==> v30 <==
## mac_unit
module mac_unit(input clk,en,clr,
                input [15:0]a,b,
                output [39:0]c);
clock: 11.5 ns
lec_check: 0
abc_area: 1
cap_margin: 0
core_margin: 2
core_utilization: 72
cts_cluster_diameter: 106
hold_slack_margin: -0.07
setup_slack_margin: 1.81
slew_margin: 20
run.sh (not shown) runs the stock make flow with config.mk's settings and CLKGATE_MAP_FILE=.
==> v37 (differences from v30) <==
Settings changed: ABC_AREA 1 to default, CAP_MARGIN 0 to 20, CORE_UTILIZATION 72 to 37, CTS_CLUSTER_DIAMETER 106 to default, HOLD_SLACK_MARGIN -0.07 to default, SETUP_SLACK_MARGIN 1.81 to default.
==> flow/constraint.sdc (replaced) <==
create_clock -name core_clock -period 13.5 [get_ports {clk}]
set_input_delay 2.7000 -clock core_clock [delete_from_list [all_inputs] [get_ports {clk}]]
set_output_delay 2.7000 -clock core_clock [all_outputs]
set_load 0.01 [all_outputs]
==> v5 (differences from v30) <==
Settings changed: HOLD_SLACK_MARGIN -0.07 to default, SETUP_SLACK_MARGIN 1.81 to -0.71.
==> impl_metrics.yaml <==
# yosys + openroad results
finish:
  final_cells: 2212
  area_growth_pct: 15.8
final_timing:
  fmax_mhz: 75.8
worst_setup_path:
  worst-r2r-cell-count: 54
min_path:
  worst_hold_startpoint: "m1.m3.clk_a[6]$_DFF_P_"
yosys:
  ys_sh_xor_pct: 3.37
run_status:
  outcome: "no timing/DRC/antenna violations"
-- figures above: v37

==> impl_metrics.yaml <==
# yosys + openroad results
final_timing:
  final_setup_violation_count: 19
  fin_ws_ns: -1.73
run_status:
  failed_layout_checks: "negative setup slack"
  outcome: "failed layout checks"
min_path:
  worst_hold_startpoint: "m1.m2.clk_a[5]$_DFF_P_"
-- figures above: v5

==> impl_metrics.yaml <==
# yosys + openroad results
run_status:
  outcome: "failed layout checks"
  failed_layout_checks: "negative setup slack"
min_path:
  worst_hold_startpoint: "m1.m3.clk_b[0]$_DFF_P_"
finish:
  final_cells: 2680
final_timing:
  fmax_mhz: 74.3
  final_setup_violation_count: 17
  fin_ws_ns: -1.96
-- figures above: v30


========
==> inputs of amber <==
Starting RTL as in the previous note.
clock: 11.3 ns
lec_check: 0
abc_area: 1
cap_margin: 40
cell_pad_in_sites_detail_placement: 0
cell_pad_in_sites_global_placement: 0
core_margin: 2
core_utilization: 72
cts_cluster_diameter: 92
cts_cluster_size: 34
gpl_routability_driven: 0
max_routing_layer: met4
place_density_lb_addon: 0.01
setup_slack_margin: -0.46
slew_margin: 30
==> tundra: changes against amber <==
==> flow/config.mk (replaced) <==
export PLATFORM = sky130hd
export DESIGN_NAME = mac_unit
export DESIGN_NICKNAME = mac_unit
export VERILOG_FILES = /design/flow/design.v
export SDC_FILE = /design/flow/constraint.sdc
export NUM_CORES = 4
export LEC_CHECK = 0
export ABC_AREA = 1
export CAP_MARGIN = 5
export CELL_PAD_IN_SITES_DETAIL_PLACEMENT = 0
export CELL_PAD_IN_SITES_GLOBAL_PLACEMENT = 1
export CORE_MARGIN = 2
export CORE_UTILIZATION = 72
export CTS_CLUSTER_SIZE = 17
export GPL_ROUTABILITY_DRIVEN = 0
export MAX_ROUTING_LAYER = met4
export SETUP_SLACK_MARGIN = -0.49
export SLEW_MARGIN = 20
==> flow/constraint.sdc (replaced) <==
create_clock -name core_clock -period 6.93 [get_ports {clk}]
set_input_delay 1.3860 -clock core_clock [delete_from_list [all_inputs] [get_ports {clk}]]
set_output_delay 1.3860 -clock core_clock [all_outputs]
set_load 0.01 [all_outputs]
==> ember: changes against amber <==
==> flow/config.mk (replaced) <==
export PLATFORM = sky130hd
export DESIGN_NAME = mac_unit
export DESIGN_NICKNAME = mac_unit
export VERILOG_FILES = /design/flow/design.v
export SDC_FILE = /design/flow/constraint.sdc
export NUM_CORES = 4
export LEC_CHECK = 0
export ABC_AREA = 1
export CAP_MARGIN = 40
export CORE_MARGIN = 2
export CORE_UTILIZATION = 72
export CTS_CLUSTER_DIAMETER = 218
export CTS_CLUSTER_SIZE = 79
export GPL_ROUTABILITY_DRIVEN = 0
export HOLD_SLACK_MARGIN = 0.29
export PLACE_DENSITY_LB_ADDON = 0.08
export SETUP_SLACK_MARGIN = -1.13
export SLEW_MARGIN = 40
==> flow/constraint.sdc (replaced) <==
create_clock -name core_clock -period 11.7 [get_ports {clk}]
set_input_delay 2.3400 -clock core_clock [delete_from_list [all_inputs] [get_ports {clk}]]
set_output_delay 2.3400 -clock core_clock [all_outputs]
set_load 0.01 [all_outputs]
==> indigo: changes against amber <==
==> flow/config.mk (replaced) <==
export PLATFORM = sky130hd
export DESIGN_NAME = mac_unit
export DESIGN_NICKNAME = mac_unit
export VERILOG_FILES = /design/flow/design.v
export SDC_FILE = /design/flow/constraint.sdc
export NUM_CORES = 4
export LEC_CHECK = 0
export CAP_MARGIN = 20
export CORE_MARGIN = 2
export CORE_UTILIZATION = 41
export GPL_ROUTABILITY_DRIVEN = 0
export MAX_ROUTING_LAYER = met4
export PLACE_DENSITY_LB_ADDON = 0.11
export SETUP_SLACK_MARGIN = 2.69
export SLEW_MARGIN = 20
==> flow/constraint.sdc (replaced) <==
create_clock -name core_clock -period 18.0 [get_ports {clk}]
set_input_delay 3.6000 -clock core_clock [delete_from_list [all_inputs] [get_ports {clk}]]
set_output_delay 3.6000 -clock core_clock [all_outputs]
set_load 0.01 [all_outputs]
==> results.toml <==
# implementation run metrics
[status]
violations = "setup timing"
run_status = "failed layout checks"

[timing]
final-max-slew-violation-count = 0
setup_violations = 17
tightest_slew_ns = 0.7113
timing.final.ws_setup_ns = -1.704

[die]
coreArea_um2 = 23470

[cts]
post_cts_buffers = 0

[synth]
xor_share_pct = 2.291

[finish]
clock_area_share_pct = 3.083
register_area_um2 = 3364

[route]
via_per_inst = 5.281

[worst_setup_path]
start_kind = "flop"
-- figures above: ember

==> results.toml <==
# generated from flow reports
[status]
stop_stage = "global placement without I/O"
run_status = "aborted with a tool error"
tool.error = "[ERROR GPL-0301] Utilization 106.923 % exceeds 100%."

[synth]
ys_sh_aoi_pct = 2.385
top_cell = "inv_1"
ys_sh_simple_pct = 17.17
xor_share_pct = 2.291
synth_nets = 2750
netlist_instances = 2257
ys_seq_share_pct = 19.55
synthAdderAreaFrac_pct = 41.77
async_flop_share_pct = 0

[die]
coreArea_um2 = 23470
-- figures above: tundra

==> results.toml <==
# implementation run metrics
[status]
run_status = "failed layout checks"
violations = "setup timing"

[run]
tool_warnings = 29

[synth]
synth_cell_types = 34

[timing]
setup_violations = 20
tightest_slew_ns = 0.6865
timing.final.ws_setup_ns = -2.187
final-max-slew-violation-count = 0

[finish]
register_area_um2 = 3366
clock_area_share_pct = 3.198

[worst_setup_path]
cpMostUsedCell = "fa_2"
start_kind = "flop"

[route]
via_per_inst = 5.318

[die]
nWellTaps = 319
coreArea_um2 = 23470

[cts]
post_cts_buffers = 0
-- figures above: amber

==> results.toml <==
# implementation run metrics
[global_route]
grtUsageMet2_pct = 28.87

[cts]
numCtsBuffers = 17
insertion_delay_ns = 0.44
post_cts_buffers = 0
cts_hold_buf = 0

[synth]
yosys_area_um2 = 15590
xor_share_pct = 3.370

[worst_setup_path]
start_kind = "flop"

[timing]
skew_ns = 0.01148
timing.final.ws_setup_ns = 3.680
final-max-slew-violation-count = 0
setup_violations = 0
tightest_slew_ns = 0.9597

[route]
via_per_inst = 4.604

[finish]
n_clock_buffer = 17
register_area_um2 = 3364
clock_area_share_pct = 3.489

[die]
coreArea_um2 = 37580

[status]
run_status = "finished clean"
-- figures above: indigo

